--- flow/design.v ---
`timescale 1ns / 1ps
module ALU(
    input [7:0] A,
    input [7:0] B,
    output [7:0] Y
    );    
    assign Y = A + B;
endmodule
`timescale 1ns / 1ps
module ControlUnit(
    input [1:0] op,
    output reg ALUControl,
    output reg RegWrite,
    output reg MemRead,
    output reg MemWrite,
    output reg Branch
    );
    always @(op) begin
        case (op)
            2'b00: begin  
                ALUControl <= 1;
                RegWrite <= 1;
                MemRead <= 0;
                MemWrite <= 0;
                Branch <= 0;
            end
            2'b01: begin  
                ALUControl <= 0;
                RegWrite <= 1;
                MemRead <= 1;
                MemWrite <= 0;
                Branch <= 0;
            end
            2'b10: begin  
                ALUControl <= 0;
                RegWrite <= 0;
                MemRead <= 0;
                MemWrite <= 1;
                Branch <= 0;
            end
            2'b11: begin  
                ALUControl <= 0;
                RegWrite <= 0;
                MemRead <= 0;
                MemWrite <= 0;
                Branch <= 1;
            end
        endcase
    end
endmodule
`timescale 1ns / 1ps
module DataMemory(
	 input reset, 
    input clk,
    input [7:0] address,
    input [7:0] writeData,
    input MemWrite,
    input MemRead,
    output [7:0] readData
    );
    wire [7:0] memory [31:0];
    wire [4:0] index = address[4:0];
    genvar g;
    generate
        for (g = 0; g < 32; g = g + 1) begin : word
            reg [7:0] q;
            always @(posedge clk or posedge reset) begin
                if (reset)
                    q <= (g < 16) ? g : (8'd0 - (g - 16));
                else if (MemWrite && index == g)
                    q <= writeData;
            end
            assign memory[g] = q;
        end
    endgenerate
    assign readData = (MemRead) ? memory[index] : writeData;
endmodule
`timescale 1ns / 1ps
module Hex_to_7seg(
    input [3:0] hex,
    output reg [6:0] seg
    );
    always @ (hex) begin
        case (hex)
            4'd0: seg = 7'b0111111;  
            4'd1: seg = 7'b0000110;  
            4'd2: seg = 7'b1011011;  
            4'd3: seg = 7'b1001111;  
            4'd4: seg = 7'b1100110;  
            4'd5: seg = 7'b1101101;  
            4'd6: seg = 7'b1111101;  
            4'd7: seg = 7'b0000111;  
            4'd8: seg = 7'b1111111;  
            4'd9: seg = 7'b1101111;  
            4'd10: seg = 7'b1110111;  
            4'd11: seg = 7'b1111100;  
            4'd12: seg = 7'b0111001;  
            4'd13: seg = 7'b1011110;  
            4'd14: seg = 7'b1111001;  
            4'd15: seg = 7'b1110001;  
            default: seg = 7'b0000000;  
        endcase
    end
endmodule
`timescale 1ns / 1ps
module ProgramCounter(
    input clk,
    input reset,
    input [7:0] nextPC,
    output reg [7:0] PC
    );
    always @(posedge clk or posedge reset) begin
        if (reset)
            PC <= 8'b0;
        else
            PC <= nextPC;
    end
endmodule
`timescale 1ns / 1ps
module RegisterFile(
	 input reset,
    input [1:0] rs, rt, rd,
    input [7:0] writeData,
    input RegWrite,
    input clk,
    output [7:0] rsData, rtData
    );
    reg [7:0] registers [3:0];
always @(posedge clk or posedge reset) begin
    if (reset) begin
        registers[0] <= 8'b00000000;
        registers[1] <= 8'b00000000;
        registers[2] <= 8'b00000000;
        registers[3] <= 8'b00000000;
    end else if (RegWrite) begin
        registers[rd] <= writeData;
    end
end
    assign rsData = registers[rs];
    assign rtData = registers[rt];
endmodule
`timescale 1ns / 1ps
module Microprocessor(
    input oscillator,
    input reset,
    input [7:0] instruction,
    output [6:0] seg1,
    output [6:0] seg2,
    output [6:0] seg3,
    output [6:0] seg4,
    output [7:0] PC
);
    wire clk;
    wire [7:0] nextPC;
    wire [1:0] rs, rt, rd, RegisterDestination, operation;
    wire [7:0] rsData, rtData, writeData, ALUResult, MemoryResult, MemoryAddress;
    wire RegWrite, MemRead, MemWrite, Branch;
    assign clk = oscillator;
    assign rs = instruction[5:4];
    assign rt = instruction[3:2];
    assign rd = instruction[1:0];
    assign operation = instruction[7:6];
    ControlUnit cu(
        .op(instruction[7:6]),
        .ALUControl(ALUControl),
        .RegWrite(RegWrite),
        .MemRead(MemRead),
        .MemWrite(MemWrite),
        .Branch(Branch)
    );
	 assign writeData = (operation==2'b00) ? ALUResult 
	 			: (operation == 2'b11) ? {6'b000000, rd}
	 			: MemoryResult;
	 assign RegisterDestination = ALUControl ? rd : rt;
    RegisterFile rf(
        .reset(reset),
        .rs(rs),
        .rt(rt),
        .rd(RegisterDestination),
        .writeData(writeData),
        .RegWrite(RegWrite),
        .clk(clk),
        .rsData(rsData),
        .rtData(rtData)
    );
    ALU alu(
        .A(rsData),
        .B(rtData),
        .Y(ALUResult)
    );
	 assign MemoryAddress = (rd == 2'b00) ? rsData :
									(rd ==2'b01) ? rsData + 8'b00000001:
									(rd ==2'b10) ? rsData - 8'b00000010:
									(rd ==2'b11) ? rsData - 8'b00000001 :
									rsData;
    DataMemory dm(
        .reset(reset),
        .clk(clk),
        .address(MemoryAddress),
        .writeData(rtData),
        .MemWrite(MemWrite),
        .MemRead(MemRead),
        .readData(MemoryResult)
    );
    ProgramCounter pc(
        .clk(clk),
        .reset(reset),
        .nextPC(nextPC),
        .PC(PC)
    );
	 assign nextPC = (rd == 2'b00) ? PC + 1 :
                    (rd == 2'b01) ? (Branch ? PC + 2 : PC + 1) :
                    (rd == 2'b10) ? (Branch ? PC - 1 : PC + 1) :
                    (rd == 2'b11) ? (Branch ? PC : PC + 1) :
                    PC + 1;
    Hex_to_7seg display1(
        .hex(writeData[7:4]),
        .seg(seg1)
    );
    Hex_to_7seg display2(
        .hex(writeData[3:0]),
        .seg(seg2)
    );
	 Hex_to_7seg display3(
        .hex(PC[7:4]),
        .seg(seg3)
    );
    Hex_to_7seg display4(
        .hex(PC[3:0]),
        .seg(seg4)
    );
endmodule
--- flow/run.sh ---
#!/bin/bash
# the make line also repeats each setting of config.mk as NAME=value (left out here)
make -C /OpenROAD-flow-scripts/flow DESIGN_CONFIG=/design/flow/config.mk WORK_HOME=/design/flow/orfs CLKGATE_MAP_FILE= finish
--- flow/config.mk ---
export PLATFORM = sky130hd
export DESIGN_NAME = Microprocessor
export DESIGN_NICKNAME = Microprocessor
export VERILOG_FILES = /design/flow/design.v
export SDC_FILE = /design/flow/constraint.sdc
export NUM_CORES = 4
export LEC_CHECK = 0
export CAP_MARGIN = 20
export CORE_MARGIN = 2
export CORE_UTILIZATION = 40
export CTS_CLUSTER_DIAMETER = 364
export GPL_TIMING_DRIVEN = 0
export SLEW_MARGIN = 20
--- flow/constraint.sdc ---
create_clock -name core_clock -period 10.0 [get_ports {oscillator}]
set_input_delay 2.0000 -clock core_clock [delete_from_list [all_inputs] [get_ports {oscillator}]]
set_output_delay 2.0000 -clock core_clock [all_outputs]
set_load 0.01 [all_outputs]
==> flow_summary.json, run 1 <==
{
  "grt_pass1_wl_um": 91600,
  "cpPeakStageDelay_ns": 0.67,
  "grt_max_degree": 107,
  "top_logic_kind": "multiplexers",
  "n_antenna_cell": 0,
  "largest_area_cell": "dfrtp_1",
  "holdPathEnd": "dm.word[0].q[3]",
  "net-switching-power_mw": 2.17,
  "drc_errors": 0,
  "nets": 1691,
  "finalPower_mw": 5.39,
  "placementRows": 74,
  "timing.rr.end": "rf.registers[1][2]",
  "grt_overflow": 0,
  "cts.path.max_buffers": 3,
  "aoi_share_pct": 12.8,
  "grt_pass1_vias": 13655,
  "most_common_cell": "mux2_2",
  "utilization_pct": 48.4,
  "drtIter0Drc": 1537,
  "required_ns": 8.00,
  "dp_hpwl_um": 44400,
  "cap_violations": 0,
  "worstSetupPathType": "in -> out",
  "critPathMaxFanout": 10,
  "min_from": "dm.word[0].q[3]",
  "wl_per_cell_um": 28.3,
  "setup_tns_ns": 0,
  "antenna_found_initial": 2,
  "top_area_share_pct": 25.9,
  "ys_types": 89,
  "slew_headroom_pct": 12.8,
  "adder_share_pct": 3.66,
  "vias_per_cell": 6.36,
  "htreeDepth": 2,
  "ff_type": "dfrtp_1",
  "timing.rr.start": "rf.registers[1][1]",
  "switching_share_pct": 40.2,
  "synthTopCellsByCount": "mux2_2, dfrtp_1, nand2_1, dfstp_2, o21ai_0",
  "warning_count": 62,
  "p_int_mw": 3.22,
  "hold_slack_ns": 0.501,
  "pwr-share-seq_pct": 32.0,
  "clk_pin_slew_ns": 0.06,
  "yosys_warnings": 7,
  "cts_tree": "done",
  "dr.pass1.iters": 5,
  "crit_arrival_ns": 7.85,
  "crit_start": "instruction[5]",
  "worstPathCellList": "buf_6 -> mux4_2 -> inv_1 -> ha_1 -> or4b_2 -> o22ai_2 -> nor4_1 -> a211oi_1 -> clkbuf_1 -> clkbuf_2 -> a22oi_1 -> nor3_1 -> nor3_1 -> nand4_1 -> o21ai_4 -> buf_4 -> ha_1 -> mux2_2 -> a21oi_1 -> clkdlybuf4s50_1",
  "initCoreUtil_pct": 40.6,
  "die_area_sq_um": 43200,
  "fp.dieW_um": 208,
  "edf_count": 0,
  "finalClockPeriodUsage_pct": 98.5,
  "synthArstFlopShare_pct": 100,
  "syn_area_sq_um": 16600,
  "hold_viol_final": 0,
  "postRouteAntennaNets": 0,
  "p_leak_nw": 8.40,
  "gp_congestion": 0.969,
  "pwr-share-comb_pct": 42.1,
  "place_inst": 2111,
  "clock_power_share_pct": 25.9,
  "holdPathStages": 1,
  "clock_sinks": 296,
  "slowest_stage": "mux4_2",
  "dieHeight_um": 208,
  "period_minus_slack_ns": 9.85,
  "maxPowerGroup": "combinational cells",
  "ys_cells": 1502,
  "cts_root_buffer": "clkbuf_16",
  "synth_chip_area_sq_um": 16600,
  "mux_share_pct": 22.6,
  "simple_gate_share_pct": 11.3,
  "cp-endpoint": "seg2[3]",
  "numSynthFlops": 296,
  "syn_area_per_cell_sq_um": 11.1,
  "syn-num-nets": 1560,
  "synthTopCellsByArea": "dfrtp_1, dfstp_2, mux2_2",
  "cp-end-kind": "output pin",
  "timing.fmax_mhz": 102,
  "area_growth_pct": 19.2,
  "powerSeq_mw": 1.73,
  "cts_buffers": 35,
  "status": "finished clean",
  "cp_num_buf_inv": 6,
  "worst_pin_slew_ns": 1.30,
  "finalSetupViolCount": 0,
  "r2r_setup_slack_ns": 4.47,
  "power_density_nw_per_um2": 272,
  "clock_latency_ns": 0.55,
  "reg2regPathDepth": 16,
  "core-area_sq_um": 40900,
  "vias": 13934,
  "cp.depth": 20,
  "ys_seq_share_pct": 45.5,
  "finClkSkew_ns": 0.0165,
  "fin_cells": 2192,
  "routed_wirelength_um": 62100,
  "portBuffers": 41,
  "p_clk_mw": 1.39,
  "ir_drop_mv": 0.158,
  "grt_usage_pct": 28.4,
  "p_comb_mw": 2.27,
  "min_path_type": "reg -> reg",
  "slew_violations": 0,
  "ys_sh_xor_pct": 0.843,
  "syn_inst": 1502,
  "cp-start-kind": "primary input",
  "crit_family": "buffers and inverters",
  "num_io_pins": 46
}
-- per-layer routing --
| metal | GRT usage (%) | routed length [um] | vias up |
|---|---|---|---|
| li1 | - | - | 5855 |
| met1 | 38.8 | 25700 | 7079 |
| met2 | 41.8 | 26500 | 779 |
| met3 | 6.87 | 6210 | 219 |
| met4 | 15.2 | 3680 | 2 |
| met5 | 0 | 13 | - |
-- per-stage QoR --
step	worst slack, ns	area (sq um)
3_5_place_dp	-1.35	18300
5_1_grt	-0.00134	19800
3_3_place_gp	-3.83	17700
4_1_cts	-0.0240	19700
6_report	0.154	19800
2_1_floorplan	0.0294	16600
-- repair_timing --
action	4_1_cts	5_1_grt
setup buffers	9	9
gates resized	34	22
pin swaps	6	4
endpoints found under the setup margin	14	14
hold buffers	0	0
-- final cells by class --
class	count	area, sq um
sequential	296	7560
tap	532	666
timing repair buffer	95	933
clock inverter	13	205
multi-input combinational	1073	8800
buffer	98	470
clock buffer	51	1050
inverter	34	135
fill	3739	21100
==> run 2: changes to the inputs <==
Settings changed: ABC_AREA set to 1, CORE_UTILIZATION 40 to 72, CTS_CLUSTER_DIAMETER 364 to unset, GPL_TIMING_DRIVEN 0 to unset, PLACE_DENSITY set to 0.66, SLEW_MARGIN 20 to 5.
Clock period 10.0 ns to 6.25 ns, I/O delays scaled along.
==> run 2 against run 1 <==
Compared with the run above: the layout now fails its checks (setup timing); non-clock buffer count rose by 100; via count rose by 40%; clock skew rose by 0.0094 ns; clock power rose by 45%; first-iteration DRC count rose to 2.5 times the previous value; largest power group unchanged; highest routed layer unchanged.
==> flow_summary.json, run 2 <==
{
  "status": "failed layout checks",
  "violations": "setup timing",
  "slowest_stage": "ha_2",
  "ys_seq_share_pct": 46.6,
  "r2r_setup_slack_ns": 1.45,
  "nets": 2451,
  "hold_viol_final": 0,
  "core-area_sq_um": 22000,
  "pwr-share-seq_pct": 37.0,
  "setup_ws_ns": -0.775,
  "syn-num-nets": 2214,
  "cp-endpoint": "seg1[3]",
  "place_inst": 2589,
  "place_area_sq_um": 18200,
  "warning_count": 67,
  "most_common_cell": "nand2_1",
  "p_comb_mw": 3.81,
  "synthTopCellsByArea": "dfrtp_1, dfstp_2, nand2_1",
  "hold_slack_ns": 0.492,
  "worstSetupPathType": "in -> out",
  "worst_pin_slew_ns": 1.34,
  "routed_wirelength_um": 69800,
  "drc_errors": 0,
  "wl_per_cell_um": 25.9,
  "die_area_sq_um": 23800,
  "antenna_found_initial": 7,
  "aoi_share_pct": 14.2,
  "syn_area_sq_um": 16200,
  "fp.dieW_um": 154,
  "cts_tree": "done",
  "htreeDepth": 1,
  "portBuffers": 45,
  "p_leak_nw": 9.79,
  "holdPathEnd": "dm.word[21].q[3]",
  "synth_chip_area_sq_um": 16200,
  "cp_num_buf_inv": 8,
  "pwr-share-comb_pct": 41.2,
  "largest_area_cell": "dfrtp_1",
  "timing.rr.start": "rf.registers[1][0]",
  "mux_share_pct": 0,
  "clock_sinks": 296,
  "crit_arrival_ns": 5.78,
  "p_int_mw": 5.43,
  "period_minus_slack_ns": 7.03,
  "cp.depth": 32,
  "fin_cells": 2699,
  "cp-start-kind": "primary input",
  "dp_hpwl_um": 33700,
  "yosys_warnings": 7,
  "cp-end-kind": "output pin",
  "top_logic_kind": "simple AND/OR/NAND/NOR gates",
  "num_io_pins": 46,
  "slew_headroom_pct": 9.41,
  "syn_area_per_cell_sq_um": 7.53,
  "drtIter0Drc": 3915,
  "net-switching-power_mw": 3.81,
  "power_density_nw_per_um2": 449,
  "critPathMaxFanout": 8,
  "cap_violations": 0,
  "area_growth_pct": 26.8,
  "cts_buffers": 31,
  "switching_share_pct": 41.3,
  "clock_power_share_pct": 21.8,
  "synthArstFlopShare_pct": 100,
  "reg2regPathDepth": 21,
  "numSynthFlops": 296,
  "rsz0062_at_grt": "true",
  "ff_type": "dfrtp_1",
  "finalClockPeriodUsage_pct": 112,
  "finClkSkew_ns": 0.0259,
  "ys_cells": 2156,
  "clk_pin_slew_ns": 0.06,
  "fillers": 716,
  "gp_congestion": 0.992,
  "dr.pass1.iters": 20,
  "cts.path.max_buffers": 3,
  "dieHeight_um": 154,
  "ir_drop_mv": 0.416,
  "postRouteAntennaNets": 0,
  "top_area_share_pct": 26.5,
  "setup_tns_ns": -8.67,
  "simple_gate_share_pct": 29.0,
  "finalSetupViolCount": 14,
  "holdPathStages": 2,
  "holdBufCountCts": 0,
  "slew_violations": 0,
  "edf_count": 0,
  "ys_sh_xor_pct": 0.540,
  "cp_common_cell": "nand2_1",
  "synthTopCellsByCount": "nand2_1, o21ai_0, nor2_1, dfrtp_1, inv_1",
  "p_clk_mw": 2.01,
  "timing.rr.end": "dm.word[15].q[2]",
  "initCoreUtil_pct": 73.9,
  "cpPeakStageDelay_ns": 0.31,
  "grt_pass1_wl_um": 88000,
  "vias": 19461,
  "placementRows": 54,
  "crit_start": "instruction[4]",
  "cts_root_buffer": "clkbuf_16",
  "adder_share_pct": 3.75,
  "grt_usage_pct": 46.5,
  "grt_pass1_vias": 17245,
  "clock_latency_ns": 0.58,
  "required_ns": 5.00,
  "ys_types": 51,
  "fin_area_sq_um": 20600,
  "powerSeq_mw": 3.42,
  "maxPowerGroup": "combinational cells",
  "min_path_type": "reg -> reg",
  "timing.fmax_mhz": 142,
  "vias_per_cell": 7.21,
  "grt_max_degree": 153,
  "syn_inst": 2156,
  "crit_family": "simple AND/OR/NAND/NOR gates",
  "grt_overflow": 0,
  "min_from": "dm.word[21].q[3]"
}
[run 2: area by class of cell]
cell class	count	area [sq um]	area share [%]
antenna	2	5.00	0.0243
clock buffer	44	905	4.40
clock inverter	13	180	0.876
inverter	142	544	2.64
multi-input combinational	1629	8520	41.4
sequential	296	7560	36.7
tap	280	350	1.70
timing repair buffer	293	2520	12.2
[run 2: metrics by stage]
step | setup WS, ns | utilization (%) | total power [mW]
after detailed placement | -0.967 | 82.9 | 6.20
after global placement | -0.898 | 82.9 | 6.05
after global routing | -0.871 | 93.7 | 9.46
after CTS | 0.00431 | 90.4 | 8.39
final | -0.775 | 93.7 | 9.24
after floorplan | 0.370 | - | 4.94
[run 2: what timing repair did]
| item | CTS | global route |
|---|---|---|
| setup endpoints to repair | 14 | 14 |
| pin swaps | 34 | 86 |
| resized | 134 | 186 |
| setup buffers | 24 | 25 |
| gates cloned | 3 | 0 |
[run 2: per-layer routing]
metal	global-route usage, %	vias to the layer above	part of all wire (%)
li1	-	7460	-
met1	60.5	8771	31
met2	73.4	2266	41
met3	10.0	956	17
met4	24.7	8	11
met5	2.07	-	0.18
==> run 3: changes to the inputs <==
Settings changed: CAP_MARGIN 20 to 5, CELL_PAD_IN_SITES_GLOBAL_PLACEMENT set to 1, CORE_UTILIZATION 72 to 27, CTS_CLUSTER_DIAMETER set to 333, CTS_CLUSTER_SIZE set to 15, GPL_ROUTABILITY_DRIVEN set to 0, GPL_TIMING_DRIVEN set to 0, MIN_ROUTING_LAYER set to met2, PLACE_DENSITY 0.66 to unset, SLEW_MARGIN 5 to 35, TNS_END_PERCENT set to 15.
Clock period 6.25 ns to 10.0 ns, I/O delays scaled along.
==> run 3 against run 2 <==
Compared with the run above: the run now finishes clean; register-to-register slack improved by 4.0 ns; non-clock buffer count decreased by 155; area after synthesis unchanged; worst hold slack got worse by 0.0034 ns.
==> flow_summary.json, run 3 <==
{
  "clock_sinks": 296,
  "nets": 2287,
  "slew_violations": 0,
  "status": "finished clean",
  "postRouteAntennaNets": 0,
  "min_from": "dm.word[3].q[3]",
  "pwr-share-comb_pct": 38.6,
  "n_antenna_cell": 0,
  "core-area_sq_um": 59200,
  "finalSetupViolCount": 0,
  "cap_violations": 0,
  "pwr-share-seq_pct": 41.6,
  "switching_share_pct": 42.0,
  "ff_type": "dfrtp_1",
  "placementRows": 89,
  "synthTopCellsByCount": "nand2_1, o21ai_0, nor2_1, dfrtp_1, inv_1",
  "cp-end-kind": "output pin",
  "p_clk_uw": 975,
  "ys_cells": 2156,
  "slowest_stage": "clkdlybuf4s50_1",
  "grt_max_degree": 86,
  "period_minus_slack_ns": 9.58,
  "power_density_nw_per_um2": 266,
  "syn-num-nets": 2214,
  "holdPathStages": 2,
  "hold_viol_final": 0,
  "slew_headroom_pct": 29.8,
  "vias": 20973,
  "clk_pin_slew_ns": 0.08,
  "vias_per_cell": 6.95,
  "mux_share_pct": 0,
  "simple_gate_share_pct": 29.0,
  "synthArstFlopShare_pct": 100,
  "worstSetupPathType": "in -> out",
  "cts_tree": "done",
  "antenna_found_initial": 0,
  "top_area_share_pct": 26.5,
  "largest_area_cell": "dfrtp_1",
  "cts_buffers": 23,
  "synthTopCellsByArea": "dfrtp_1, dfstp_2, nand2_1",
  "crit_family": "simple AND/OR/NAND/NOR gates",
  "ys_types": 51,
  "dr.pass1.iters": 8,
  "hold_slack_ns": 0.488,
  "holdPathEnd": "dm.word[3].q[3]",
  "aoi_share_pct": 14.2,
  "num_io_pins": 46,
  "rsz0062_at_grt": "false",
  "place_inst": 2977,
  "cp-start-kind": "primary input",
  "syn_area_sq_um": 16200,
  "grt_pass1_vias": 22744,
  "die_area_sq_um": 62100,
  "post_cts_buffers": 0,
  "crit_arrival_ns": 7.58,
  "adder_share_pct": 3.75,
  "dieHeight_um": 249,
  "worst_pin_slew_ns": 1.05,
  "dp_hpwl_um": 44500,
  "clock_latency_ns": 0.61,
  "powerSeq_mw": 2.05,
  "timing.fmax_mhz": 104,
  "cp.depth": 32,
  "wl_per_cell_um": 21.0,
  "drtIter0Drc": 3835,
  "reg2regPathDepth": 22,
  "min_path_type": "reg -> reg",
  "fin_cells": 3019,
  "finClkSkew_ns": 0.0304,
  "timing.rr.end": "rf.registers[0][2]",
  "cts_root_buffer": "clkbuf_16",
  "cp-endpoint": "seg1[6]",
  "clock_power_share_pct": 19.8,
  "warning_count": 57,
  "p_leak_nw": 8.39,
  "most_common_cell": "nand2_1",
  "syn_inst": 2156,
  "numSynthFlops": 296,
  "p_int_mw": 2.86,
  "cpPeakStageDelay_ns": 0.55,
  "ys_seq_share_pct": 46.6,
  "area_growth_pct": 14.0,
  "cp_num_buf_inv": 10,
  "routed_wirelength_um": 63500,
  "required_ns": 8.00,
  "htreeDepth": 1,
  "drc_errors": 0,
  "syn_area_per_cell_sq_um": 7.53,
  "grt_usage_pct": 30.3,
  "synth_chip_area_sq_um": 16200,
  "yosys_warnings": 7,
  "p_comb_mw": 1.90,
  "top_logic_kind": "simple AND/OR/NAND/NOR gates",
  "r2r_setup_slack_ns": 5.49,
  "ir_drop_mv": 0.125,
  "fp.dieW_um": 249,
  "timing.rr.start": "rf.registers[1][1]",
  "grt_pass1_wl_um": 94900,
  "net-switching-power_mw": 2.07,
  "finalClockPeriodUsage_pct": 95.8,
  "critPathMaxFanout": 11,
  "cts.path.max_buffers": 3,
  "portBuffers": 44,
  "ys_sh_xor_pct": 0.540,
  "crit_start": "instruction[0]",
  "cp_common_cell": "nand2_1",
  "edf_count": 0,
  "grt_overflow": 0,
  "initCoreUtil_pct": 27.4,
  "maxPowerGroup": "registers"
}
## run 3: metal layers
layer / vias up / part of all wire, % / wire length [um] / global-route usage [%]
met5: - / 1.1 / 724 / 11.4
met4: 25 / 7.9 / 5000 / 4.37
met3: 543 / 43 / 27400 / 42.1
met2: 5874 / 48 / 30400 / 35.2
met1: 7463 / 0 / 0 / -
li1: 7068 / - / - / -
## run 3: layout make-up
class                   count  area, sq um
fillers                  6531        40700
multi-input cells        1628         7750
flip-flops and latches    296         7560
well taps                 773          967
clock buffers              41          664
repair buffers             48          553
inverters                 142          541
plain buffers              90          447
clock inverters             1         20.0
## run 3: timing repair
item / 4_1_cts / 5_1_grt
endpoints found under the setup margin: 0 / 14
resized: 0 / 11
hold buffers: 0 / 0
hold endpoints to repair: 0 / 0
## run 3: through the flow
stage / instance area, sq um / power (mW) / utilization, % / setup slack [ns] / setup TNS [ns]
floorplan: 16200 / 3.09 / - / 0.0294 / 0
global placement: 17600 / 3.83 / 29.8 / -4.42 / -868.07
detailed placement: 17800 / 3.87 / 30.0 / 0.216 / 0
CTS: 18500 / 4.82 / 31.2 / 0.203 / 0
global route: 18500 / 5.23 / 31.2 / 0.0250 / 0
finish: 18500 / 4.92 / 31.2 / 0.424 / 0
==> run 4: changes to the inputs <==
Settings changed: CAP_MARGIN 5 to 20, CELL_PAD_IN_SITES_GLOBAL_PLACEMENT 1 to unset, CORE_UTILIZATION 27 to 72, CTS_CLUSTER_DIAMETER 333 to unset, CTS_CLUSTER_SIZE 15 to unset, GPL_ROUTABILITY_DRIVEN 0 to unset, GPL_TIMING_DRIVEN 0 to unset, MIN_ROUTING_LAYER met2 to unset, PLACE_DENSITY_LB_ADDON set to 0.03, SLEW_MARGIN 35 to 20, TNS_END_PERCENT 15 to unset.
Clock period 10.0 ns to 8.14 ns, I/O delays scaled along.
==> run 4 against run 3 <==
Compared with the run above: critical path type unchanged; synthesized cell count unchanged; still clean; final cell count down 17%; utilization up 52 points; first-iteration DRC count down 39%; combinational power up 16%; setup slack worse by 0.15 ns; clock power up 49%; global-route usage up 11 points; sequential power up 24%; via count down 25%.
==> flow_summary.json, run 4 <==
{
  "status": "finished clean",
  "hold_viol_final": 0,
  "grt_usage_pct": 41.6,
  "synthTopCellsByCount": "nand2_1, o21ai_0, nor2_1, dfrtp_1, inv_1",
  "holdPathStages": 2,
  "cts.path.max_buffers": 3,
  "timing.fmax_mhz": 127,
  "yosys_warnings": 7,
  "largest_area_cell": "dfrtp_1",
  "dieHeight_um": 154,
  "ir_drop_mv": 0.278,
  "top_logic_kind": "simple AND/OR/NAND/NOR gates",
  "drc_errors": 0,
  "critPathMaxFanout": 5,
  "cp-endpoint": "seg2[4]",
  "placementRows": 54,
  "ys_cells": 2156,
  "crit_start": "instruction[0]",
  "crit_arrival_ns": 6.23,
  "clock_latency_ns": 0.58,
  "pwr-share-comb_pct": 35.5,
  "gp_congestion": 1.01,
  "numSynthFlops": 296,
  "syn_area_per_cell_sq_um": 7.53,
  "reg2regPathDepth": 23,
  "grt_overflow": 0,
  "drtIter0Drc": 2340,
  "cts_buffers": 31,
  "dr.pass1.iters": 6,
  "p_comb_mw": 2.20,
  "p_int_mw": 3.82,
  "holdPathEnd": "dm.word[31].q[1]",
  "required_ns": 6.51,
  "grt_max_degree": 156,
  "clock_sinks": 296,
  "synthTopCellsByArea": "dfrtp_1, dfstp_2, nand2_1",
  "portBuffers": 45,
  "period_minus_slack_ns": 7.86,
  "min_from": "dm.word[31].q[1]",
  "core-area_sq_um": 22000,
  "num_io_pins": 46,
  "postRouteAntennaNets": 0,
  "setup_tns_ns": 0,
  "holdBufCountCts": 0,
  "slew_violations": 0,
  "nets": 2267,
  "ys_types": 51,
  "worstSetupPathType": "in -> out",
  "clk_pin_slew_ns": 0.07,
  "slowest_stage": "clkdlybuf4s50_1",
  "ff_type": "dfrtp_1",
  "finalSetupViolCount": 0,
  "grt_pass1_wl_um": 78600,
  "most_common_cell": "nand2_1",
  "power_density_nw_per_um2": 338,
  "cp-start-kind": "primary input",
  "fp.dieW_um": 154,
  "area_growth_pct": 12.9,
  "synth_chip_area_sq_um": 16200,
  "fin_area_sq_um": 18300,
  "htreeDepth": 1,
  "p_clk_mw": 1.45,
  "r2r_setup_slack_ns": 4.21,
  "finalPower_mw": 6.18,
  "post-place-ws_ns": -0.135,
  "warning_count": 59,
  "synthArstFlopShare_pct": 100,
  "powerSeq_mw": 2.54,
  "top_area_share_pct": 26.5,
  "cp_common_cell": "nand2_1",
  "n_antenna_cell": 0,
  "mux_share_pct": 0,
  "min_path_type": "reg -> reg",
  "setup_ws_ns": 0.278,
  "worst_pin_slew_ns": 1.02,
  "cts_tree": "done",
  "vias_per_cell": 6.27,
  "place_area_sq_um": 17100,
  "fin_cells": 2514,
  "net-switching-power_mw": 2.37,
  "place_inst": 2452,
  "antenna_found_initial": 0,
  "timing.rr.start": "rf.registers[0][1]",
  "slew_headroom_pct": 31.8,
  "syn_inst": 2156,
  "dp_hpwl_um": 32700,
  "simple_gate_share_pct": 29.0,
  "cpPeakStageDelay_ns": 0.54,
  "syn_area_sq_um": 16200,
  "cts_root_buffer": "clkbuf_16",
  "routed_wirelength_um": 49300,
  "finalClockPeriodUsage_pct": 96.6,
  "ys_seq_share_pct": 46.6,
  "adder_share_pct": 3.75,
  "grt_pass1_vias": 15203,
  "die_area_sq_um": 23800,
  "p_leak_nw": 8.67,
  "switching_share_pct": 38.3,
  "vias": 15774,
  "ys_sh_xor_pct": 0.540,
  "wl_per_cell_um": 19.6,
  "cp_num_buf_inv": 9,
  "aoi_share_pct": 14.2,
  "clock_power_share_pct": 23.5,
  "pwr-share-seq_pct": 41.0,
  "rsz0062_at_grt": "false",
  "cap_violations": 0,
  "maxPowerGroup": "registers",
  "cp.depth": 29,
  "syn-num-nets": 2214,
  "cp-end-kind": "output pin",
  "finClkSkew_ns": 0.0163,
  "crit_family": "buffers and inverters",
  "timing.rr.end": "rf.registers[1][2]",
  "edf_count": 0,
  "initCoreUtil_pct": 73.9,
  "utilization_pct": 83.4,
  "hold_slack_ns": 0.485
}
-- run 4: timing repair --
action                     in CTS  in global routing
setup buffers                   0                  3
cloned                          0                  1
setup endpoints to repair      14                 14
gates resized                   3                 24
pin swaps                       0                  7
-- run 4: cell type report --
type                    count  area, sq um
multi-input cells        1628         7830
flip-flops and latches    296         7560
fillers                  1341         3630
repair buffers            110         1010
clock buffers              36          825
inverters                 142          537
well taps                 280          350
clock inverters            22          213
-- run 4: layer usage --
layer	GRT usage (%)	part of all wire, %	up-vias
li1	-	-	7084
met1	57.1	39	7436
met3	9.86	12	231
met5	0	0	-
met4	16.4	4.7	0
met2	64.9	45	1023
==> run 5: changes to the inputs <==
Settings changed: CORE_UTILIZATION 72 to 57, PLACE_DENSITY_LB_ADDON 0.03 to unset.
Clock period 8.14 ns to 5.46 ns, I/O delays scaled along.
==> run 5 against run 4 <==
Compared with the run above: die area rose by 26%; clock power rose by 61%; critical path depth rose by 3; final cell count rose by 13%; clock skew rose by 0.0055 ns; power rose by 65%; critical endpoint is now seg2[5]; combinational power rose by 88%; the layout now fails its checks (setup timing).
==> flow_summary.json, run 5 <==
{
  "warning_count": 64,
  "htreeDepth": 2,
  "cts.path.max_buffers": 3,
  "finalSetupViolCount": 14,
  "rsz0062_at_grt": "true",
  "antenna_found_initial": 1,
  "pwr-share-comb_pct": 40.5,
  "p_leak_nw": 10.2,
  "reg2regPathDepth": 27,
  "grt_usage_pct": 33.8,
  "finClkSkew_ns": 0.0218,
  "gp_congestion": 0.922,
  "vias": 15920,
  "min_path_type": "reg -> reg",
  "ys_sh_xor_pct": 0.540,
  "fp.dieW_um": 173,
  "ff_type": "dfrtp_1",
  "dieHeight_um": 173,
  "place_area_sq_um": 18600,
  "cp-end-kind": "output pin",
  "grt_max_degree": 114,
  "crit_start": "instruction[5]",
  "cp_num_buf_inv": 9,
  "net-switching-power_mw": 3.77,
  "critPathMaxFanout": 7,
  "syn_inst": 2156,
  "grt_pass1_wl_um": 80700,
  "dp_hpwl_um": 34400,
  "slew_headroom_pct": 47.5,
  "maxPowerGroup": "combinational cells",
  "ys_types": 51,
  "clock_power_share_pct": 22.8,
  "routed_wirelength_um": 51800,
  "top_area_share_pct": 26.5,
  "ys_cells": 2156,
  "die_area_sq_um": 29800,
  "slowest_stage": "or2_4",
  "p_clk_mw": 2.33,
  "adder_share_pct": 3.75,
  "simple_gate_share_pct": 29.0,
  "cp-start-kind": "primary input",
  "p_int_mw": 6.44,
  "clk_pin_slew_ns": 0.06,
  "violations": "setup timing",
  "holdPathEnd": "dm.word[14].q[7]",
  "numSynthFlops": 296,
  "synthArstFlopShare_pct": 100,
  "holdPathStages": 2,
  "slew_violations": 0,
  "timing.rr.start": "rf.registers[0][1]",
  "worstSetupPathType": "in -> out",
  "pwr-share-seq_pct": 36.7,
  "fin_area_sq_um": 21500,
  "cp.depth": 32,
  "vias_per_cell": 5.59,
  "utilization_pct": 77.1,
  "p_comb_mw": 4.13,
  "power_density_nw_per_um2": 474,
  "powerSeq_mw": 3.75,
  "drtIter0Drc": 1540,
  "synthTopCellsByArea": "dfrtp_1, dfstp_2, nand2_1",
  "most_common_cell": "nand2_1",
  "period_minus_slack_ns": 5.82,
  "fin_cells": 2849,
  "yosys_warnings": 7,
  "required_ns": 4.37,
  "postRouteAntennaNets": 0,
  "core-area_sq_um": 27900,
  "portBuffers": 45,
  "clock_sinks": 296,
  "grt_overflow": 0,
  "min_from": "dm.word[14].q[7]",
  "synthTopCellsByCount": "nand2_1, o21ai_0, nor2_1, dfrtp_1, inv_1",
  "ir_drop_mv": 0.312,
  "aoi_share_pct": 14.2,
  "syn-num-nets": 2214,
  "syn_area_sq_um": 16200,
  "top_logic_kind": "simple AND/OR/NAND/NOR gates",
  "drc_errors": 0,
  "mux_share_pct": 0,
  "place_inst": 2716,
  "cp-endpoint": "seg2[5]",
  "cpPeakStageDelay_ns": 0.22,
  "synth_chip_area_sq_um": 16200,
  "largest_area_cell": "dfrtp_1",
  "area_growth_pct": 32.6,
  "wl_per_cell_um": 18.2,
  "initCoreUtil_pct": 58.1,
  "nets": 2503,
  "setup_ws_ns": -0.357,
  "crit_arrival_ns": 4.72,
  "hold_viol_final": 0,
  "cts_root_buffer": "clkbuf_16",
  "cap_violations": 0,
  "num_io_pins": 46,
  "status": "failed layout checks",
  "timing.fmax_mhz": 172,
  "setup_tns_ns": -4.33,
  "grt_pass1_vias": 15173,
  "switching_share_pct": 37.0,
  "edf_count": 0,
  "worst_pin_slew_ns": 0.787,
  "ys_seq_share_pct": 46.6,
  "timing.rr.end": "rf.registers[2][2]",
  "syn_area_per_cell_sq_um": 7.53,
  "clock_latency_ns": 0.53,
  "cts_tree": "done",
  "finalPower_mw": 10.2,
  "crit_family": "simple AND/OR/NAND/NOR gates",
  "r2r_setup_slack_ns": 1.69,
  "cp_common_cell": "nand2_1",
  "finalClockPeriodUsage_pct": 107,
  "placementRows": 61,
  "dr.pass1.iters": 7,
  "cts_buffers": 34
}
run 5: area by class of cell:
cell class / count / area [sq um]
diodes: 1 / 2.50
clock buffers: 53 / 1010
clock inverters: 8 / 138
fillers: 2064 / 6410
inverters: 142 / 554
multi-input cells: 1629 / 8800
flip-flops and latches: 296 / 7560
well taps: 378 / 473
repair buffers: 342 / 2980
run 5: stage by stage:
step | setup slack [ns] | hold slack, ns
2_1_floorplan | 0.0103 | 0.453
3_3_place_gp | -1.44 | 0.466
3_5_place_dp | -1.47 | 0.473
4_1_cts | -0.329 | 0.486
5_1_grt | -0.589 | 0.501
6_report | -0.357 | 0.483
run 5: metal layers:
layer / share of wire, % / global-route usage [%] / up-vias
li1: - / - / 7563
met3: 7.8 / 6.51 / 99
met4: 2.8 / 10.7 / 0
met2: 46 / 53.9 / 615
met1: 43 / 46.9 / 7643
met5: 0 / 0 / -
run 5: timing repair:
action	CTS	global route
setup endpoints to repair	14	14
buffers inserted	55	21
cloned	3	0
gates resized	277	114
pin swaps	126	99
hold buffers	0	0
==> run 6: changes to the inputs <==
Settings changed: CORE_UTILIZATION 57 to 72, CTS_CLUSTER_SIZE set to 81, HOLD_SLACK_MARGIN set to 0.28, PLACE_DENSITY_LB_ADDON set to 0.03, SETUP_SLACK_MARGIN set to -0.43, TNS_END_PERCENT set to 5.
Clock period 5.46 ns to 5.88 ns, I/O delays scaled along.
==> run 6 against run 5 <==
Compared with the run above: still fails the layout checks on setup timing; area after synthesis stayed put; count of clock-buffer cells in the layout shrank 8; sequential power fell by 5%; register-to-register slack about the same; critical endpoint is now seg1[2].
==> flow_summary.json, run 6 <==
{
  "status": "failed layout checks",
  "violations": "setup timing",
  "htreeDepth": 1,
  "grt_pass1_vias": 17133,
  "holdPathEnd": "dm.word[28].q[3]",
  "crit_arrival_ns": 5.31,
  "synthTopCellsByCount": "nand2_1, o21ai_0, nor2_1, dfrtp_1, inv_1",
  "cts.path.max_buffers": 3,
  "seq_area_sq_um": 7560,
  "pwr-share-seq_pct": 38.4,
  "r2r_setup_slack_ns": 1.69,
  "cts_buffers": 31,
  "cp-endpoint": "seg1[2]",
  "p_leak_nw": 9.59,
  "holdPathStages": 2,
  "die_area_sq_um": 23800,
  "cp.depth": 34,
  "setup_tns_ns": -7.30,
  "top_area_share_pct": 26.5,
  "cp-start-kind": "primary input",
  "crit_start": "instruction[5]",
  "clock_latency_ns": 0.58,
  "adder_share_pct": 3.75,
  "grt_max_degree": 123,
  "timing.rr.start": "rf.registers[3][0]",
  "reg2regPathDepth": 27,
  "vias": 18011,
  "ys_types": 51,
  "portBuffers": 45,
  "dieHeight_um": 154,
  "period_minus_slack_ns": 6.49,
  "fillers": 905,
  "powerSeq_mw": 3.57,
  "min_path_type": "reg -> reg",
  "dp_hpwl_um": 34900,
  "core-area_sq_um": 22000,
  "simple_gate_share_pct": 29.0,
  "maxPowerGroup": "combinational cells",
  "worstSetupPathType": "in -> out",
  "power_density_nw_per_um2": 465,
  "edf_count": 0,
  "ir_drop_mv": 0.384,
  "synthTopCellsByArea": "dfrtp_1, dfstp_2, nand2_1",
  "cpPeakStageDelay_ns": 0.27,
  "fp.dieW_um": 154,
  "place_area_sq_um": 18300,
  "ys_cells": 2156,
  "slew_violations": 0,
  "cp_common_cell": "nand2_1",
  "cap_violations": 0,
  "nets": 2438,
  "net-switching-power_mw": 3.66,
  "crit_family": "simple AND/OR/NAND/NOR gates",
  "hold_viol_final": 0,
  "setup_ws_ns": -0.607,
  "required_ns": 4.70,
  "syn_area_per_cell_sq_um": 7.53,
  "fin_area_sq_um": 20000,
  "ys_sh_xor_pct": 0.540,
  "synthArstFlopShare_pct": 100,
  "warning_count": 61,
  "grt_usage_pct": 47.7,
  "most_common_cell": "nand2_1",
  "p_comb_mw": 3.60,
  "syn_inst": 2156,
  "drc_errors": 0,
  "cp-end-kind": "output pin",
  "aoi_share_pct": 14.2,
  "vias_per_cell": 6.71,
  "grt_pass1_wl_um": 89700,
  "ff_type": "dfrtp_1",
  "ys_seq_share_pct": 46.6,
  "numSynthFlops": 296,
  "largest_area_cell": "dfrtp_1",
  "initCoreUtil_pct": 73.9,
  "p_clk_mw": 2.14,
  "cp_num_buf_inv": 9,
  "clock_power_share_pct": 22.9,
  "finalClockPeriodUsage_pct": 110,
  "cts_tree": "done",
  "antenna_found_initial": 2,
  "timing.fmax_mhz": 154,
  "cts_root_buffer": "clkbuf_16",
  "yosys_warnings": 7,
  "min_from": "dm.word[28].q[3]",
  "gp_congestion": 0.977,
  "num_io_pins": 46,
  "finalSetupViolCount": 14,
  "p_int_mw": 5.65,
  "postRouteAntennaNets": 0,
  "critPathMaxFanout": 6,
  "switching_share_pct": 39.3,
  "routed_wirelength_um": 60100,
  "area_growth_pct": 23.3,
  "slew_headroom_pct": 37.2,
  "clock_sinks": 296,
  "placementRows": 54,
  "pwr-share-comb_pct": 38.6,
  "syn_area_sq_um": 16200,
  "worst_pin_slew_ns": 0.938,
  "synth_chip_area_sq_um": 16200,
  "top_logic_kind": "simple AND/OR/NAND/NOR gates",
  "timing.rr.end": "rf.registers[0][3]",
  "slowest_stage": "dlygate4sd2_1",
  "drtIter0Drc": 3199,
  "dr.pass1.iters": 12,
  "finClkSkew_ns": 0.0202,
  "syn-num-nets": 2214,
  "rsz0062_at_grt": "true",
  "wl_per_cell_um": 22.4,
  "comb_area_sq_um": 8190,
  "clk_pin_slew_ns": 0.06,
  "mux_share_pct": 0,
  "grt_overflow": 0
}
-- run 6: cell type report --
type | count | area share (%)
antenna | 2 | 0.0250
multi-input combinational | 1628 | 40.9
tap | 280 | 1.75
clock inverter | 12 | 0.813
inverter | 142 | 2.71
timing repair buffer | 281 | 11.3
clock buffer | 45 | 4.70
sequential | 296 | 37.8
-- run 6: routing by layer --
| metal | global-route usage (%) | vias up | part of all wire (%) |
|---|---|---|---|
| li1 | - | 7428 | - |
| met1 | 60.0 | 8275 | 34 |
| met2 | 75.1 | 1743 | 43 |
| met3 | 14.9 | 565 | 15 |
| met4 | 23.6 | 0 | 7.8 |
| met5 | 0 | - | 0 |
-- run 6: what timing repair did --
| item | in CTS | in global routing |
|---|---|---|
| buffers inserted | 16 | 18 |
| hold buffers | 0 | 0 |
| pin swaps | 14 | 37 |
| endpoints found under the setup margin | 14 | 14 |
| resized | 84 | 101 |
-- run 6: metrics by stage --
stage	std cells	power (mW)	hold WS, ns	worst slack [ns]	utilization [%]
after CTS	2673	8.86	0.489	-0.424	89.7
after global routing	2684	9.63	0.499	-0.634	91.1
after floorplan	2156	5.25	0.453	0.148	-
final	2686	9.30	0.487	-0.607	91.1
after global placement	2604	6.43	0.466	-1.11	83.3
after detailed placement	2604	6.62	0.474	-1.24	83.3
==> run 7: changes to the inputs <==
Settings changed: CORE_MARGIN 2 to 4, CORE_UTILIZATION 72 to 51, CTS_CLUSTER_SIZE 81 to unset, HOLD_SLACK_MARGIN 0.28 to unset, PLACE_DENSITY set to 0.89, PLACE_DENSITY_LB_ADDON 0.03 to unset, SETUP_SLACK_MARGIN -0.43 to 0.72, TNS_END_PERCENT 5 to 80.
Clock period 5.88 ns to 5.58 ns, I/O delays scaled along.
==> run 7 against run 6 <==
Compared with the run above: still fails the layout checks on setup timing; first-iteration DRC count fell by 26%; utilization fell by 25 points; power increased by 5.9%; non-clock buffer count grew 20; global-route usage fell by 19 points; synthesized cell count is the same; sequential cell count did not move; critical path type unchanged; largest power group unchanged; highest routed layer unchanged.
==> flow_summary.json, run 7 <==
{
  "ys_types": 51,
  "syn_inst": 2156,
  "clk_pin_slew_ns": 0.06,
  "postRouteAntennaNets": 0,
  "worst_pin_slew_ns": 1.02,
  "rsz0062_at_grt": "true",
  "synthTopCellsByCount": "nand2_1, o21ai_0, nor2_1, dfrtp_1, inv_1",
  "ff_type": "dfrtp_1",
  "slew_violations": 0,
  "antenna_found_initial": 0,
  "wl_per_cell_um": 19.2,
  "die_area_sq_um": 34700,
  "numSynthFlops": 296,
  "most_common_cell": "nand2_1",
  "dieHeight_um": 186,
  "n_antenna_cell": 0,
  "grt_pass1_wl_um": 84200,
  "htreeDepth": 1,
  "core-area_sq_um": 31500,
  "largest_area_cell": "dfrtp_1",
  "synthArstFlopShare_pct": 100,
  "p_int_mw": 6.07,
  "powerSeq_mw": 3.71,
  "crit_arrival_ns": 4.81,
  "p_leak_nw": 9.86,
  "grt_pass1_vias": 16126,
  "setup_ws_ns": -0.345,
  "vias": 16750,
  "holdPathEnd": "dm.word[6].q[7]",
  "clock_power_share_pct": 22.1,
  "crit_start": "instruction[5]",
  "reg2regPathDepth": 27,
  "syn_area_sq_um": 16200,
  "worstSetupPathType": "in -> out",
  "power_density_nw_per_um2": 473,
  "finClkSkew_ns": 0.0251,
  "grt_overflow": 0,
  "placementRows": 65,
  "mux_share_pct": 0,
  "ys_seq_share_pct": 46.6,
  "dp_hpwl_um": 34200,
  "timing.rr.end": "rf.registers[0][1]",
  "cpPeakStageDelay_ns": 0.29,
  "cp-start-kind": "primary input",
  "required_ns": 4.46,
  "cp.depth": 30,
  "hold_slack_ns": 0.485,
  "ys_sh_xor_pct": 0.540,
  "simple_gate_share_pct": 29.0,
  "crit_family": "simple AND/OR/NAND/NOR gates",
  "area_growth_pct": 28.3,
  "min_path_type": "reg -> reg",
  "top_logic_kind": "simple AND/OR/NAND/NOR gates",
  "timing.rr.start": "rf.registers[1][2]",
  "cts.path.max_buffers": 3,
  "yosys_warnings": 7,
  "drtIter0Drc": 2378,
  "cp-endpoint": "seg2[3]",
  "net-switching-power_mw": 3.78,
  "syn_area_per_cell_sq_um": 7.53,
  "holdPathStages": 2,
  "grt_max_degree": 195,
  "min_from": "dm.word[6].q[7]",
  "ir_drop_mv": 0.292,
  "finalSetupViolCount": 14,
  "cp_common_cell": "nand2_1",
  "critPathMaxFanout": 7,
  "portBuffers": 45,
  "slowest_stage": "ha_1",
  "synth_chip_area_sq_um": 16200,
  "utilization_pct": 66.2,
  "p_clk_mw": 2.18,
  "grt_usage_pct": 29.2,
  "finalClockPeriodUsage_pct": 106,
  "num_io_pins": 46,
  "pwr-share-comb_pct": 40.3,
  "adder_share_pct": 3.75,
  "r2r_setup_slack_ns": 1.66,
  "clock_latency_ns": 0.60,
  "period_minus_slack_ns": 5.93,
  "cts_root_buffer": "clkbuf_16",
  "cts_tree": "done",
  "maxPowerGroup": "combinational cells",
  "warning_count": 62,
  "switching_share_pct": 38.4,
  "gp_congestion": 0.989,
  "edf_count": 0,
  "holdBufCountCts": 0,
  "cap_violations": 0,
  "routed_wirelength_um": 54300,
  "clock_sinks": 296,
  "timing.fmax_mhz": 169,
  "fp.dieW_um": 186,
  "violations": "setup timing",
  "aoi_share_pct": 14.2,
  "cts_buffers": 31,
  "hold_viol_final": 0,
  "initCoreUtil_pct": 51.6,
  "synthTopCellsByArea": "dfrtp_1, dfstp_2, nand2_1",
  "cp_num_buf_inv": 7,
  "drc_errors": 0,
  "ys_cells": 2156,
  "dr.pass1.iters": 6,
  "p_comb_mw": 3.97,
  "pwr-share-seq_pct": 37.6,
  "syn-num-nets": 2214,
  "top_area_share_pct": 26.5,
  "cp-end-kind": "output pin",
  "nets": 2458,
  "vias_per_cell": 5.93,
  "status": "failed layout checks",
  "slew_headroom_pct": 31.8,
  "setup_tns_ns": -3.53
}
-- run 7: per-layer routing --
| metal | wire length, um | vias up | GRT usage, % |
|---|---|---|---|
| met2 | 24900 | 1075 | 47.3 |
| met3 | 5660 | 264 | 5.95 |
| li1 | - | 7485 | - |
| met1 | 20800 | 7926 | 38.5 |
| met4 | 2960 | 0 | 12.1 |
| met5 | 0 | - | 0 |
-- run 7: layout make-up --
cell class              instances  area, sq um
inverters                     142          552
clock inverters                 8          136
fillers                      2222        10700
clock buffers                  50          937
well taps                     402          503
multi-input cells            1628         8590
flip-flops and latches        296         7560
repair buffers                301         2540
-- run 7: what timing repair did --
action,in CTS,in global routing
pin swaps,73,49
buffers inserted,46,18
setup endpoints to repair,14,14
cloned,0,1
gates resized,234,65
-- run 7: stage by stage --
step / instance area [sq um] / total power, mW / instances / setup WS [ns]
2_1_floorplan: 16400 / 5.59 / 2156 / 0.267
3_5_place_dp: 18400 / 7.02 / 2704 / -1.35
3_3_place_gp: 18400 / 6.84 / 2704 / -1.21
4_1_cts: 20400 / 9.47 / 2808 / -0.101
6_report: 20800 / 9.85 / 2827 / -0.345
5_1_grt: 20800 / 10.4 / 2827 / -0.498
==> run 8: changes to the inputs <==
Settings changed: ABC_AREA 1 to unset, CAP_MARGIN 20 to 5, CORE_ASPECT_RATIO set to 0.68, CORE_MARGIN 4 to 2, CORE_UTILIZATION 51 to 16, CTS_CLUSTER_DIAMETER set to 238, GPL_ROUTABILITY_DRIVEN set to 1, MIN_ROUTING_LAYER set to met1, PLACE_DENSITY 0.89 to unset, PLACE_DENSITY_LB_ADDON set to 0.15, SETUP_SLACK_MARGIN 0.72 to 1.59, SLEW_MARGIN 20 to 5, TNS_END_PERCENT 80 to 40.
Clock period 5.58 ns to 7.48 ns, I/O delays scaled along.
==> run 8 against run 7 <==
Compared with the run above: the layout still fails its checks (setup timing); combinational power is 3% higher; wire length up 50%; final cell count rose by 17%; sequential cell count unchanged; critical path depth shrank 6; global-route usage is 14 points lower; die area increased to 3.1 times the previous value; power down 15%; design area rose by 14%; clock power shrank 15%; setup slack gained 0.13 ns; non-clock buffer count up 143; largest cell class unchanged; largest power group unchanged.
==> flow_summary.json, run 8 <==
{
  "status": "failed layout checks",
  "violations": "setup timing",
  "cp_num_buf_inv": 12,
  "min_path_type": "reg -> reg",
  "powerSeq_mw": 2.42,
  "syn-num-nets": 1560,
  "slew_headroom_pct": 35.0,
  "postRouteAntennaNets": 0,
  "cap_violations": 0,
  "rsz0062_at_grt": "true",
  "critPathMaxFanout": 7,
  "clk_pin_slew_ns": 0.06,
  "crit_family": "buffers and inverters",
  "setup_ws_ns": -0.214,
  "r2r_setup_slack_ns": 2.52,
  "antenna_found_initial": 8,
  "edf_count": 0,
  "clock_latency_ns": 0.60,
  "cp.depth": 24,
  "portBuffers": 45,
  "net-switching-power_mw": 3.40,
  "timing.rr.end": "rf.registers[0][4]",
  "worstPathCellList": "buf_12 -> mux4_2 -> buf_4 -> buf_6 -> ha_2 -> buf_4 -> nor3_2 -> buf_4 -> a211o_1 -> buf_12 -> buf_4 -> buf_4 -> nand2_1 -> nand2_2 -> a32o_2 -> or4_4 -> a211o_4 -> a21oi_4 -> inv_2 -> buf_4 -> ha_1 -> buf_4 -> a31oi_1 -> buf_2",
  "clock_sinks": 296,
  "worstSetupPathType": "in -> out",
  "top_area_share_pct": 25.9,
  "cts_buffers": 36,
  "switching_share_pct": 40.8,
  "fillers": 11056,
  "syn_inst": 1502,
  "dp_hpwl_um": 60000,
  "yosys_warnings": 7,
  "synthTopCellsByArea": "dfrtp_1, dfstp_2, mux2_2",
  "ys_types": 89,
  "min_from": "rf.registers[0][6]",
  "holdPathEnd": "rf.registers[0][6]",
  "dieHeight_um": 270,
  "finalClockPeriodUsage_pct": 103,
  "ff_type": "dfrtp_1",
  "finClkSkew_ns": 0.0425,
  "dr.pass1.iters": 5,
  "pwr-share-comb_pct": 48.8,
  "slew_violations": 0,
  "fp.dieW_um": 395,
  "setup_tns_ns": -1.37,
  "cts_tree": "done",
  "slowest_stage": "or4_4",
  "utilization_pct": 23.1,
  "period_minus_slack_ns": 7.69,
  "crit_arrival_ns": 6.20,
  "ys_seq_share_pct": 45.5,
  "comb_area_sq_um": 9230,
  "p_comb_mw": 4.07,
  "p_int_mw": 4.94,
  "cp_common_cell": "buf_4",
  "largest_area_cell": "dfrtp_1",
  "drc_errors": 0,
  "wl_per_cell_um": 24.7,
  "synthTopCellsByCount": "mux2_2, dfrtp_1, nand2_1, dfstp_2, o21ai_0",
  "synthArstFlopShare_pct": 100,
  "seq_area_sq_um": 7560,
  "power_density_nw_per_um2": 351,
  "adder_share_pct": 3.66,
  "p_leak_nw": 10.0,
  "vias": 14435,
  "timing.rr.start": "rf.registers[1][0]",
  "syn_area_per_cell_sq_um": 11.1,
  "grt_overflow": 0,
  "finalSetupViolCount": 10,
  "numSynthFlops": 296,
  "synth_chip_area_sq_um": 16600,
  "cpPeakStageDelay_ns": 0.58,
  "area_growth_pct": 42.9,
  "worst_pin_slew_ns": 0.967,
  "required_ns": 5.98,
  "cp-end-kind": "output pin",
  "htreeDepth": 2,
  "die_area_sq_um": 107000,
  "simple_gate_share_pct": 11.3,
  "grt_max_degree": 132,
  "cts.path.max_buffers": 3,
  "maxPowerGroup": "combinational cells",
  "ys_sh_xor_pct": 0.843,
  "warning_count": 66,
  "clock_power_share_pct": 22.2,
  "ys_cells": 1502,
  "top_logic_kind": "multiplexers",
  "pwr-share-seq_pct": 29.0,
  "p_clk_mw": 1.85,
  "gp_congestion": 0.926,
  "routed_wirelength_um": 81400,
  "grt_pass1_wl_um": 115000,
  "ir_drop_mv": 0.155,
  "reg2regPathDepth": 22,
  "cp-start-kind": "primary input",
  "grt_pass1_vias": 14598,
  "cts_root_buffer": "clkbuf_16",
  "mux_share_pct": 22.6,
  "crit_start": "instruction[5]",
  "drtIter0Drc": 1199,
  "hold_viol_final": 0,
  "holdBufCountCts": 0,
  "vias_per_cell": 4.37,
  "timing.fmax_mhz": 130,
  "num_io_pins": 46,
  "nets": 1943,
  "cp-endpoint": "seg1[2]",
  "aoi_share_pct": 12.8,
  "grt_usage_pct": 15.0,
  "syn_area_sq_um": 16600,
  "holdPathStages": 2,
  "initCoreUtil_pct": 16.1,
  "placementRows": 97,
  "most_common_cell": "mux2_2",
  "core-area_sq_um": 103000
}
==> run 8: area by class of cell <==
type	instances	area share, %
clock buffer	49	4.21
inverter	34	0.564
multi-input combinational	1073	38.8
tap	1386	7.30
antenna	3	0.0316
timing repair buffer	444	16.4
clock inverter	17	0.874
sequential	296	31.8
==> run 8: repair_timing <==
| item | 4_1_cts | 5_1_grt |
|---|---|---|
| pin swaps | 48 | 24 |
| buffers inserted | 50 | 10 |
| setup endpoints to repair | 45 | 14 |
| resized | 222 | 32 |
==> run 8: per-stage QoR <==
stage / total power [mW] / setup WS (ns) / area, sq um / std cells / hold slack [ns]
3_5_place_dp: 6.06 / -1.59 / 21300 / 3173 / 0.493
6_report: 8.34 / -0.214 / 23800 / 3302 / 0.500
4_1_cts: 8.28 / -0.128 / 23500 / 3289 / 0.509
5_1_grt: 8.76 / -0.362 / 23700 / 3299 / 0.522
2_1_floorplan: 3.91 / -0.154 / 16600 / 1502 / 0.461
3_3_place_gp: 6.07 / -1.61 / 21300 / 3173 / 0.479
==> run 8: layer usage <==
| metal | up-vias | track usage, % | share of wire (%) |
|---|---|---|---|
| met5 | - | 0 | 0.016 |
| met4 | 2 | 2.85 | 1.5 |
| met3 | 78 | 4.98 | 8.5 |
| met2 | 447 | 19.4 | 38 |
| met1 | 7524 | 23.4 | 52 |
| li1 | 6384 | - | - |
==> run 9: changes to the inputs <==
Settings changed: CAP_MARGIN 5 to 20, CORE_ASPECT_RATIO 0.68 to unset, CORE_UTILIZATION 16 to 18, CTS_CLUSTER_DIAMETER 238 to unset, GPL_ROUTABILITY_DRIVEN 1 to unset, MIN_ROUTING_LAYER met1 to unset, PLACE_DENSITY_LB_ADDON 0.15 to unset, SETUP_SLACK_MARGIN 1.59 to unset, SLEW_MARGIN 5 to 20, TNS_END_PERCENT 40 to unset.
Clock period 7.48 ns to 11.2 ns, I/O delays scaled along.
==> run 9 against run 8 <==
Compared with the run above: now clean on timing, DRC and antenna; critical path depth is 5 lower; final cell count decreased by 16%; sequential share of layout area grew 5.7 points; die area is 11% lower; synthesized cell count did not move; setup slack better by 0.52 ns; count of clock-buffer cells in the layout grew 2; clock skew down 0.025 ns; highest routed layer unchanged.
==> flow_summary.json, run 9 <==
{
  "finalClockPeriodUsage_pct": 97.3,
  "ys_cells": 1502,
  "drtIter0Drc": 1453,
  "pwr-share-seq_pct": 33.7,
  "ys_sh_xor_pct": 0.843,
  "cp-endpoint": "seg1[6]",
  "maxPowerGroup": "combinational cells",
  "crit_start": "instruction[5]",
  "p_clk_mw": 1.20,
  "syn_area_sq_um": 16600,
  "p_comb_mw": 1.90,
  "synthTopCellsByCount": "mux2_2, dfrtp_1, nand2_1, dfstp_2, o21ai_0",
  "syn_inst": 1502,
  "finClkSkew_ns": 0.0177,
  "place_inst": 2712,
  "timing.rr.start": "rf.registers[3][1]",
  "dp_hpwl_um": 40800,
  "cp_common_cell": "buf_4",
  "placementRows": 111,
  "grt_max_degree": 181,
  "timing.fmax_mhz": 91.8,
  "synthArstFlopShare_pct": 100,
  "min_path_type": "reg -> reg",
  "postRouteAntennaNets": 0,
  "largest_area_cell": "dfrtp_1",
  "slew_headroom_pct": 20.7,
  "reg2regPathDepth": 16,
  "r2r_setup_slack_ns": 5.75,
  "slowest_stage": "a2111oi_2",
  "cp-start-kind": "primary input",
  "dieHeight_um": 308,
  "cts_tree": "done",
  "die_area_sq_um": 94800,
  "clk_pin_slew_ns": 0.06,
  "critPathMaxFanout": 19,
  "edf_count": 0,
  "clock_latency_ns": 0.56,
  "nets": 1626,
  "worstPathCellList": "clkdlybuf4s50_1 -> mux4_2 -> inv_1 -> ha_1 -> or4b_2 -> o22ai_1 -> nor4_1 -> o211ai_1 -> buf_4 -> nor3_1 -> a2111oi_2 -> buf_4 -> o2111a_1 -> nand4_1 -> nand2_1 -> buf_4 -> nor2_1 -> a22oi_1 -> clkdlybuf4s50_1",
  "holdPathStages": 1,
  "num_io_pins": 46,
  "p_int_mw": 2.83,
  "p_leak_nw": 8.23,
  "min_from": "dm.word[0].q[3]",
  "wl_per_cell_um": 21.3,
  "drc_errors": 0,
  "timing.rr.end": "rf.registers[1][7]",
  "grt_pass1_vias": 13046,
  "hold_viol_final": 0,
  "grt_usage_pct": 12.3,
  "top_area_share_pct": 25.9,
  "numSynthFlops": 296,
  "power_density_nw_per_um2": 232,
  "cp.depth": 19,
  "cp_num_buf_inv": 6,
  "gp_congestion": 0.964,
  "rsz0062_at_grt": "false",
  "finalSetupViolCount": 0,
  "dr.pass1.iters": 6,
  "warning_count": 61,
  "antenna_found_initial": 1,
  "period_minus_slack_ns": 10.89,
  "initCoreUtil_pct": 18.1,
  "post-place-ws_ns": 0.127,
  "simple_gate_share_pct": 11.3,
  "holdPathEnd": "dm.word[0].q[3]",
  "vias": 13332,
  "worst_pin_slew_ns": 1.18,
  "net-switching-power_mw": 1.84,
  "aoi_share_pct": 12.8,
  "ff_type": "dfrtp_1",
  "slew_violations": 0,
  "cts.path.max_buffers": 3,
  "routed_wirelength_um": 59300,
  "required_ns": 8.96,
  "cpPeakStageDelay_ns": 0.73,
  "clock_power_share_pct": 25.7,
  "adder_share_pct": 3.66,
  "holdBufCountCts": 0,
  "grt_overflow": 0,
  "n_antenna_cell": 0,
  "area_growth_pct": 21.2,
  "worstSetupPathType": "in -> out",
  "status": "finished clean",
  "syn-num-nets": 1560,
  "top_logic_kind": "multiplexers",
  "cap_violations": 0,
  "cp-end-kind": "output pin",
  "syn_area_per_cell_sq_um": 11.1,
  "core-area_sq_um": 91700,
  "yosys_warnings": 7,
  "htreeDepth": 2,
  "vias_per_cell": 4.79,
  "powerSeq_mw": 1.57,
  "fin_cells": 2781,
  "setup_tns_ns": 0,
  "switching_share_pct": 39.4,
  "grt_pass1_wl_um": 88300,
  "cts_root_buffer": "clkbuf_16",
  "crit_arrival_ns": 8.65,
  "cts_buffers": 36,
  "synth_chip_area_sq_um": 16600,
  "synthTopCellsByArea": "dfrtp_1, dfstp_2, mux2_2",
  "clock_sinks": 296,
  "fp.dieW_um": 308,
  "pwr-share-comb_pct": 40.7,
  "portBuffers": 45,
  "ys_seq_share_pct": 45.5,
  "setup_ws_ns": 0.306,
  "most_common_cell": "mux2_2",
  "crit_family": "buffers and inverters",
  "mux_share_pct": 22.6,
  "ys_types": 89,
  "ir_drop_mv": 0.0919
}
run 9: layout make-up:
cell class	instances	area, sq um
tap	1186	1480
inverter	34	135
multi-input combinational	1073	8670
clock inverter	14	163
fill	9849	71500
clock buffer	51	1050
timing repair buffer	127	1090
sequential	296	7560
run 9: routing by layer:
metal  track usage [%]  vias to the layer above  routed length, um
met1              17.1                     6813              25800
met3              3.05                      155               5280
met2              17.9                      654              25400
met5                 0                        -                 15
li1                  -                     5708                  -
met4              5.88                        2               2850
run 9: per-stage QoR:
step                      total power [mW]  hold WS [ns]  util (%)  area, sq um
after floorplan                       2.61         0.461         -        16600
after global placement                3.43         0.479      20.6        18900
after detailed placement              3.44         0.486      20.6        18900
after CTS                             4.65         0.499      21.9        20100
after global routing                  4.90         0.519      22.0        20200
final                                 4.68         0.497      22.0        20200
run 9: repair_timing:
item                                    CTS  global route
buffers inserted                          0             4
gates resized                             0             4
endpoints found under the setup margin    0             7
==> run 10: changes to the inputs <==
Settings changed: CAP_MARGIN 20 to 15, CORE_ASPECT_RATIO set to 1.28, CORE_UTILIZATION 18 to 58, CTS_CLUSTER_DIAMETER set to 238, GPL_ROUTABILITY_DRIVEN set to 0, MIN_ROUTING_LAYER set to met1, PLACE_DENSITY_LB_ADDON set to 0.18, SLEW_MARGIN 20 to 5, TNS_END_PERCENT set to 40.
Clock period 11.2 ns to 7.48 ns, I/O delays scaled along.
==> run 10 against run 9 <==
Compared with the run above: now fails the layout checks on setup timing; synthesized cell count stayed put; sequential share of layout area shrank 2.2 points; via count up 13%; worst hold slack gained 0.0036 ns; non-clock buffer count rose by 259; final cell count decreased by 21%; sequential power is 52% higher; clock power increased by about 20%; combinational power is 94% higher; die area down 68%; largest cell class unchanged; register-to-register slack got worse by 3.1 ns.
==> flow_summary.json, run 10 <==
{
  "status": "failed layout checks",
  "violations": "setup timing",
  "die_area_sq_um": 30000,
  "place_area_sq_um": 19400,
  "clk_pin_slew_ns": 0.06,
  "dr.pass1.iters": 9,
  "period_minus_slack_ns": 7.57,
  "cp-endpoint": "seg1[3]",
  "post-place-ws_ns": -1.60,
  "finalClockPeriodUsage_pct": 101,
  "initCoreUtil_pct": 58.6,
  "fin_area_sq_um": 21400,
  "reg2regPathDepth": 22,
  "top_area_share_pct": 25.9,
  "placementRows": 70,
  "ys_sh_xor_pct": 0.843,
  "p_comb_mw": 3.68,
  "finClkSkew_ns": 0.0169,
  "rsz0062_at_grt": "true",
  "area_growth_pct": 28.8,
  "cp_num_buf_inv": 12,
  "grt_pass1_vias": 15128,
  "clock_sinks": 296,
  "synthTopCellsByArea": "dfrtp_1, dfstp_2, mux2_2",
  "vias_per_cell": 6.85,
  "powerSeq_mw": 2.39,
  "dieHeight_um": 196,
  "grt_pass1_wl_um": 92000,
  "numSynthFlops": 296,
  "ys_seq_share_pct": 45.5,
  "syn_area_sq_um": 16600,
  "synth_chip_area_sq_um": 16600,
  "grt_overflow": 0,
  "clock_latency_ns": 0.60,
  "required_ns": 5.98,
  "p_leak_nw": 9.49,
  "cts_root_buffer": "clkbuf_16",
  "setup_ws_ns": -0.0948,
  "critPathMaxFanout": 5,
  "slew_headroom_pct": 6.45,
  "syn-num-nets": 1560,
  "cp-end-kind": "output pin",
  "power_density_nw_per_um2": 351,
  "comb_area_sq_um": 9140,
  "min_path_type": "reg -> reg",
  "syn_inst": 1502,
  "slew_violations": 0,
  "wl_per_cell_um": 28.5,
  "routed_wirelength_um": 62800,
  "ir_drop_mv": 0.253,
  "cpPeakStageDelay_ns": 0.54,
  "cts.path.max_buffers": 3,
  "net-switching-power_mw": 3.01,
  "timing.rr.end": "rf.registers[1][7]",
  "postRouteAntennaNets": 0,
  "largest_area_cell": "dfrtp_1",
  "fp.dieW_um": 154,
  "cp-start-kind": "primary input",
  "holdBufCountCts": 0,
  "holdPathStages": 2,
  "hold_slack_ns": 0.500,
  "htreeDepth": 1,
  "crit_arrival_ns": 6.08,
  "min_from": "rf.registers[1][5]",
  "utilization_pct": 75.5,
  "cts_tree": "done",
  "grt_max_degree": 126,
  "worst_pin_slew_ns": 1.39,
  "clock_power_share_pct": 19.1,
  "vias": 15115,
  "cts_buffers": 29,
  "synthTopCellsByCount": "mux2_2, dfrtp_1, nand2_1, dfstp_2, o21ai_0",
  "core-area_sq_um": 28400,
  "mux_share_pct": 22.6,
  "drc_errors": 0,
  "ys_types": 89,
  "r2r_setup_slack_ns": 2.65,
  "grt_usage_pct": 40.7,
  "syn_area_per_cell_sq_um": 11.1,
  "slowest_stage": "mux4_2",
  "holdPathEnd": "rf.registers[1][5]",
  "cp_common_cell": "buf_4",
  "antenna_found_initial": 1,
  "crit_start": "instruction[5]",
  "fillers": 1839,
  "synthArstFlopShare_pct": 100,
  "warning_count": 63,
  "edf_count": 0,
  "seq_area_sq_um": 7560,
  "cp.depth": 28,
  "adder_share_pct": 3.66,
  "finalSetupViolCount": 10,
  "dp_hpwl_um": 42100,
  "simple_gate_share_pct": 11.3,
  "portBuffers": 45,
  "timing.fmax_mhz": 132,
  "p_int_mw": 4.50,
  "timing.rr.start": "rf.registers[3][1]",
  "maxPowerGroup": "combinational cells",
  "most_common_cell": "mux2_2",
  "top_logic_kind": "multiplexers",
  "drtIter0Drc": 2044
}
==> run 10: metal layers <==
layer / vias up / wire length, um / GRT usage (%)
li1: 6233 / - / -
met1: 7420 / 21100 / 46.6
met2: 1041 / 28000 / 62.9
met3: 421 / 7110 / 12.9
met4: 0 / 6540 / 32.1
met5: - / 0 / 0
==> run 10: timing repair <==
action / 4_1_cts / 5_1_grt
resized: 126 / 99
pin swaps: 29 / 48
gates cloned: 1 / 2
buffers inserted: 24 / 22
endpoints found under the setup margin: 14 / 14
==> run 10: layout make-up <==
type / count / area share [%]
flip-flops and latches: 296 / 35.3
multi-input cells: 1073 / 42.7
inverters: 34 / 0.613
clock inverters: 8 / 0.263
clock buffers: 46 / 4.01
repair buffers: 386 / 15.0
diodes: 2 / 0.0234
well taps: 360 / 2.10
==> run 10: stage by stage <==
| stage | power [mW] | instances | TNS, ns |
|---|---|---|---|
| 2_1_floorplan | 3.91 | 1502 | -0.505 |
| 3_3_place_gp | 5.46 | 2101 | -17.80 |
| 3_5_place_dp | 5.54 | 2101 | -19.16 |
| 4_1_cts | 7.13 | 2180 | -0.101 |
| 5_1_grt | 7.77 | 2203 | -1.44 |
| 6_report | 7.51 | 2205 | -0.377 |
Power and IR drop assume default switching activity.
